==> v26 <==
==> flow/design.v (excerpt) <==
module usb_top_level(
    input logic clk,
    input logic n_rst,
    input logic hsel,
    input logic [3:0] haddr,
    input logic [1:0] htrans,
    input logic  [1:0] hsize,
    input logic hwrite,
    input logic [31:0] hwdata,
    output logic [31:0] hrdata,
    output logic hresp,
    output logic hready,
    output logic d_mode,
    input logic d_plus_in,
    input logic d_minus_in,
    output logic d_plus_out,
    output logic d_minus_out,
    output logic [6:0] buffer_occupancy,
    output logic get_rx_data,
    output logic [3:0] tx_packet,
    output logic tx_transfer_active
);
export LEC_CHECK = 0
export ABC_AREA = 0
export CAP_MARGIN = 30
export CELL_PAD_IN_SITES_DETAIL_PLACEMENT = 0
export CELL_PAD_IN_SITES_GLOBAL_PLACEMENT = 3
export CORE_ASPECT_RATIO = 0.66
export CORE_MARGIN = 2
export CORE_UTILIZATION = 34
export CTS_CLUSTER_SIZE = 59
export GPL_ROUTABILITY_DRIVEN = 0
export GPL_TIMING_DRIVEN = 0
export HOLD_SLACK_MARGIN = -0.09
export MAX_ROUTING_LAYER = met5
export MIN_ROUTING_LAYER = met2
export PLACE_DENSITY = 0.51
export SETUP_SLACK_MARGIN = -0.49
export SLEW_MARGIN = 25
export TNS_END_PERCENT = 30
create_clock -name core_clock -period 8.44 [get_ports {clk}]
run.sh (not shown) runs the stock make flow with config.mk's settings and CLKGATE_MAP_FILE=.
==> inputs of v3, as changes to v26 <==
- ABC_AREA: 0 -> not set
- CAP_MARGIN: 30 -> 20
- CELL_PAD_IN_SITES_DETAIL_PLACEMENT: 0 -> not set
- CELL_PAD_IN_SITES_GLOBAL_PLACEMENT: 3 -> not set
- CORE_ASPECT_RATIO: 0.66 -> not set
- CORE_UTILIZATION: 34 -> 45
- CTS_CLUSTER_SIZE: 59 -> not set
- GPL_ROUTABILITY_DRIVEN: 0 -> not set
- GPL_TIMING_DRIVEN: 0 -> not set
- HOLD_SLACK_MARGIN: -0.09 -> not set
- MAX_ROUTING_LAYER: met5 -> not set
- MIN_ROUTING_LAYER: met2 -> not set
- PLACE_DENSITY: 0.51 -> not set
- SETUP_SLACK_MARGIN: -0.49 -> not set
- SLEW_MARGIN: 25 -> 20
- TNS_END_PERCENT: 30 -> not set
==> flow/constraint.sdc (replaced) <==
create_clock -name core_clock -period 6.66 [get_ports {clk}]
set_input_delay 1.3320 -clock core_clock [delete_from_list [all_inputs] [get_ports {clk}]]
set_output_delay 1.3320 -clock core_clock [all_outputs]
set_load 0.01 [all_outputs]
==> inputs of v27, as changes to v26 <==
- ABC_AREA: 0 -> not set
- CAP_MARGIN: 30 -> 20
- CELL_PAD_IN_SITES_DETAIL_PLACEMENT: 0 -> not set
- CELL_PAD_IN_SITES_GLOBAL_PLACEMENT: 3 -> not set
- CORE_ASPECT_RATIO: 0.66 -> not set
- CORE_UTILIZATION: 34 -> 59
- CTS_CLUSTER_SIZE: 59 -> not set
- GPL_ROUTABILITY_DRIVEN: 0 -> not set
- GPL_TIMING_DRIVEN: 0 -> not set
- HOLD_SLACK_MARGIN: -0.09 -> not set
- MAX_ROUTING_LAYER: met5 -> not set
- MIN_ROUTING_LAYER: met2 -> not set
- PLACE_DENSITY: 0.51 -> not set
- SETUP_SLACK_MARGIN: -0.49 -> not set
- SLEW_MARGIN: 25 -> 20
- TNS_END_PERCENT: 30 -> not set
==> flow/constraint.sdc (replaced) <==
create_clock -name core_clock -period 3.91 [get_ports {clk}]
set_input_delay 0.7820 -clock core_clock [delete_from_list [all_inputs] [get_ports {clk}]]
set_output_delay 0.7820 -clock core_clock [all_outputs]
set_load 0.01 [all_outputs]
==> inputs of v18, as changes to v26 <==
- ABC_AREA: 0 -> not set
- CAP_MARGIN: 30 -> 20
- CELL_PAD_IN_SITES_DETAIL_PLACEMENT: 0 -> not set
- CELL_PAD_IN_SITES_GLOBAL_PLACEMENT: 3 -> not set
- CORE_ASPECT_RATIO: 0.66 -> not set
- CORE_UTILIZATION: 34 -> 68
- CTS_CLUSTER_SIZE: 59 -> 50
- GPL_ROUTABILITY_DRIVEN: 0 -> not set
- GPL_TIMING_DRIVEN: 0 -> not set
- HOLD_SLACK_MARGIN: -0.09 -> not set
- MAX_ROUTING_LAYER: met5 -> not set
- MIN_ROUTING_LAYER: met2 -> not set
- PLACE_DENSITY: 0.51 -> not set
- SETUP_SLACK_MARGIN: -0.49 -> not set
- SLEW_MARGIN: 25 -> 20
- TNS_END_PERCENT: 30 -> not set
==> flow/constraint.sdc (replaced) <==
create_clock -name core_clock -period 7.61 [get_ports {clk}]
set_input_delay 1.5220 -clock core_clock [delete_from_list [all_inputs] [get_ports {clk}]]
set_output_delay 1.5220 -clock core_clock [all_outputs]
set_load 0.01 [all_outputs]
==> comparison <==
v18 completed with no timing, DRC or antenna violations. v27 finished with negative setup slack left. v3 produced a clean layout. v26 aborted during global routing. Of v27 and v3, v27 has the higher wire length (gap about 3.8%, measured against v3). In v18 the via count is larger than in v3, by 8.0%. Sequential power: v27 > v3 > v18. Clock power: v18 is smaller than v3 (22%). In v3 the hold slack is better than in v27, by 0.24 ns. Sequential share of layout area: v18 > v3 > v27. Utilization: v3 < v27 < v18. In v27 the cell area is higher than in v3, by about 4.4%. Against v3, the critical path depth of v18 is higher by 2. Clock skew: v18 > v27 > v3. Final cell count: v18 is smaller than v27 (about 7%).
==> figures <==
Final count of hold timing violations: v3 0; v27 0; v18 0; v26 -
Worst reg-to-reg setup slack: v3 1.87 ns; v27 -0.05 ns; v18 2.55 ns; v26 -
Non-Clock Buffer Count: v3 192; v27 500; v18 196; v26 -
Number of remaining DRC errors: v3 0; v27 0; v18 0; v26 -
Number of clock buffer instances in the layout: v3 133; v27 129; v18 121; v26 -
Critical Path Sink Type: v3 primary output; v27 flop; v18 primary output; v26 -
CP max FO: v3 24; v27 5; v18 41; v26 -
Effective utilization at floorplan: v3 45.3%; v27 59.5%; v18 68.8%; v26 34.2%
Hold WC Path Type: v3 reg -> reg; v27 in -> async; v18 reg -> reg; v26 -
Max-slew violation total from the final report: v3 0; v27 0; v18 0; v26 -
Setup violators final: v3 0; v27 2; v18 0; v26 -
Per-cell routed wire length: v3 26.9 um; v27 27.9 um; v18 29.2 um; v26 -
Fillers: v3 8,360; v27 5,318; v18 4,025; v26 -
Count of inverters other than clock inverters in the layout: v3 81; v27 81; v18 81; v26 -
Critical path required time: v3 5.33 ns; v27 4.51 ns; v18 6.09 ns; v26 -
Well tap count: v3 1,176; v27 882; v18 773; v26 -
Layout Skew: v3 0.0367 ns; v27 0.0446 ns; v18 0.0511 ns; v26 -
Internal portion of total power: v3 10,000 uW; v27 17,400 uW; v18 8290 uW; v26 -
Max layer used: v3 met5; v27 met5; v18 met5; v26 -
End point of the critical path: v3 buffer_occupancy[6]; v27 TRANSMITTER.pts_sr_8_lsb.CORE.parallel_out[4]$_DFFE_PN1P_; v18 buffer_occupancy[6]; v26 -
Critical R2R Capture: v3 TRANSMITTER.pts_sr_8_lsb.CORE.parallel_out[4]$_DFFE_PN1P_; v27 TRANSMITTER.pts_sr_8_lsb.CORE.parallel_out[4]$_DFFE_PN1P_; v18 TRANSMITTER.pts_sr_8_lsb.CORE.parallel_out[5]$_DFFE_PN1P_; v26 -
Status: v3 finished clean; v27 failed layout checks; v18 finished clean; v26 did not finish
Last stage reached: v3 -; v27 -; v18 -; v26 global routing
Violated checks: v3 -; v27 negative setup slack; v18 -; v26 -
Core area: v3 89,900 um^2; v27 68,500 um^2; v18 59,100 um^2; v26 119,000 um^2


==> build 73: inputs <==
Starting RTL as in the previous note.
## usb_top_level
module usb_top_level(
    input logic clk,
    input logic n_rst,
    input logic hsel,
    input logic [3:0] haddr,
    input logic [1:0] htrans,
    input logic  [1:0] hsize,
    input logic hwrite,
    input logic [31:0] hwdata,
    output logic [31:0] hrdata,
    output logic hresp,
    output logic hready,
    output logic d_mode,
    input logic d_plus_in,
    input logic d_minus_in,
    output logic d_plus_out,
    output logic d_minus_out,
    output logic [6:0] buffer_occupancy,
    output logic get_rx_data,
    output logic [3:0] tx_packet,
    output logic tx_transfer_active
);
make LEC_CHECK=0 CAP_MARGIN=20 CELL_PAD_IN_SITES_GLOBAL_PLACEMENT=0 CORE_MARGIN=2 CORE_UTILIZATION=41 CTS_CLUSTER_DIAMETER=64 GPL_ROUTABILITY_DRIVEN=1 HOLD_SLACK_MARGIN=-0.08 PLACE_DENSITY_LB_ADDON=0.08 SETUP_SLACK_MARGIN=3.09 SLEW_MARGIN=20 finish   # period 11.3 ns
==> trial 75 (differences from build 73) <==
Settings changed: CELL_PAD_IN_SITES_GLOBAL_PLACEMENT 0 to unset, CORE_UTILIZATION 41 to 57, CTS_CLUSTER_DIAMETER 64 to unset, GPL_ROUTABILITY_DRIVEN 1 to unset, HOLD_SLACK_MARGIN -0.08 to unset, PLACE_DENSITY_LB_ADDON 0.08 to unset, SETUP_SLACK_MARGIN 3.09 to unset.
==> flow/constraint.sdc (replaced) <==
create_clock -name core_clock -period 4.52 [get_ports {clk}]
set_input_delay 0.9040 -clock core_clock [delete_from_list [all_inputs] [get_ports {clk}]]
set_output_delay 0.9040 -clock core_clock [all_outputs]
set_load 0.01 [all_outputs]
==> build 21 (differences from build 73) <==
Settings changed: CELL_PAD_IN_SITES_GLOBAL_PLACEMENT 0 to unset, CORE_UTILIZATION 41 to 72, CTS_CLUSTER_DIAMETER 64 to 355, CTS_CLUSTER_SIZE set to 20, GPL_ROUTABILITY_DRIVEN 1 to unset, HOLD_SLACK_MARGIN -0.08 to unset, PLACE_DENSITY_LB_ADDON 0.08 to 0.0, SETUP_SLACK_MARGIN 3.09 to unset.
==> flow/constraint.sdc (replaced) <==
create_clock -name core_clock -period 4.07 [get_ports {clk}]
set_input_delay 0.8140 -clock core_clock [delete_from_list [all_inputs] [get_ports {clk}]]
set_output_delay 0.8140 -clock core_clock [all_outputs]
set_load 0.01 [all_outputs]
==> flow_summary.yaml <==
# implementation run metrics
routing:
  drt-wirelength-per-cell_um: 27.9
  vias: 37953
  met1_length_mm: 59.0
cells_and_area:
  buffer_area_share_pct: 6.84
placement:
  dp.cells: 5594
power_and_ir_drop:
  internal_power_w: 0.0149
cts:
  cts_setup_buffers: 6
run_status:
  status: "no timing/DRC/antenna violations"
worst_hold_path:
  hold_class: "in -> async"
-- figures above: trial 75

==> flow_summary.yaml <==
# implementation run metrics
routing:
  drt-wirelength-per-cell_um: 28.0
  vias: 36691
  met1_length_mm: 69.6
final_timing:
  setup_violations: 0
run_status:
  status: "no timing/DRC/antenna violations"
cells_and_area:
  buffer_area_share_pct: 4.01
placement:
  dp.cells: 5795
-- figures above: build 73

==> flow_summary.yaml <==
# implementation run metrics
run_status:
  status: "finished with violations"
  so_faults: "negative setup slack"
placement:
  dp.cells: 5492
power_and_ir_drop:
  internal_power_w: 0.0141
routing:
  vias: 42358
  drt-wirelength-per-cell_um: 30.6
  met1_length_mm: 52.6
final_timing:
  timing.fmax_ghz: 0.239
  setup_ws_ns: -0.123
  setup_violations: 4
worst_hold_path:
  hold_class: "in -> async"
-- figures above: build 21

No activity file was given, so power comes from the tool's default toggle rates.
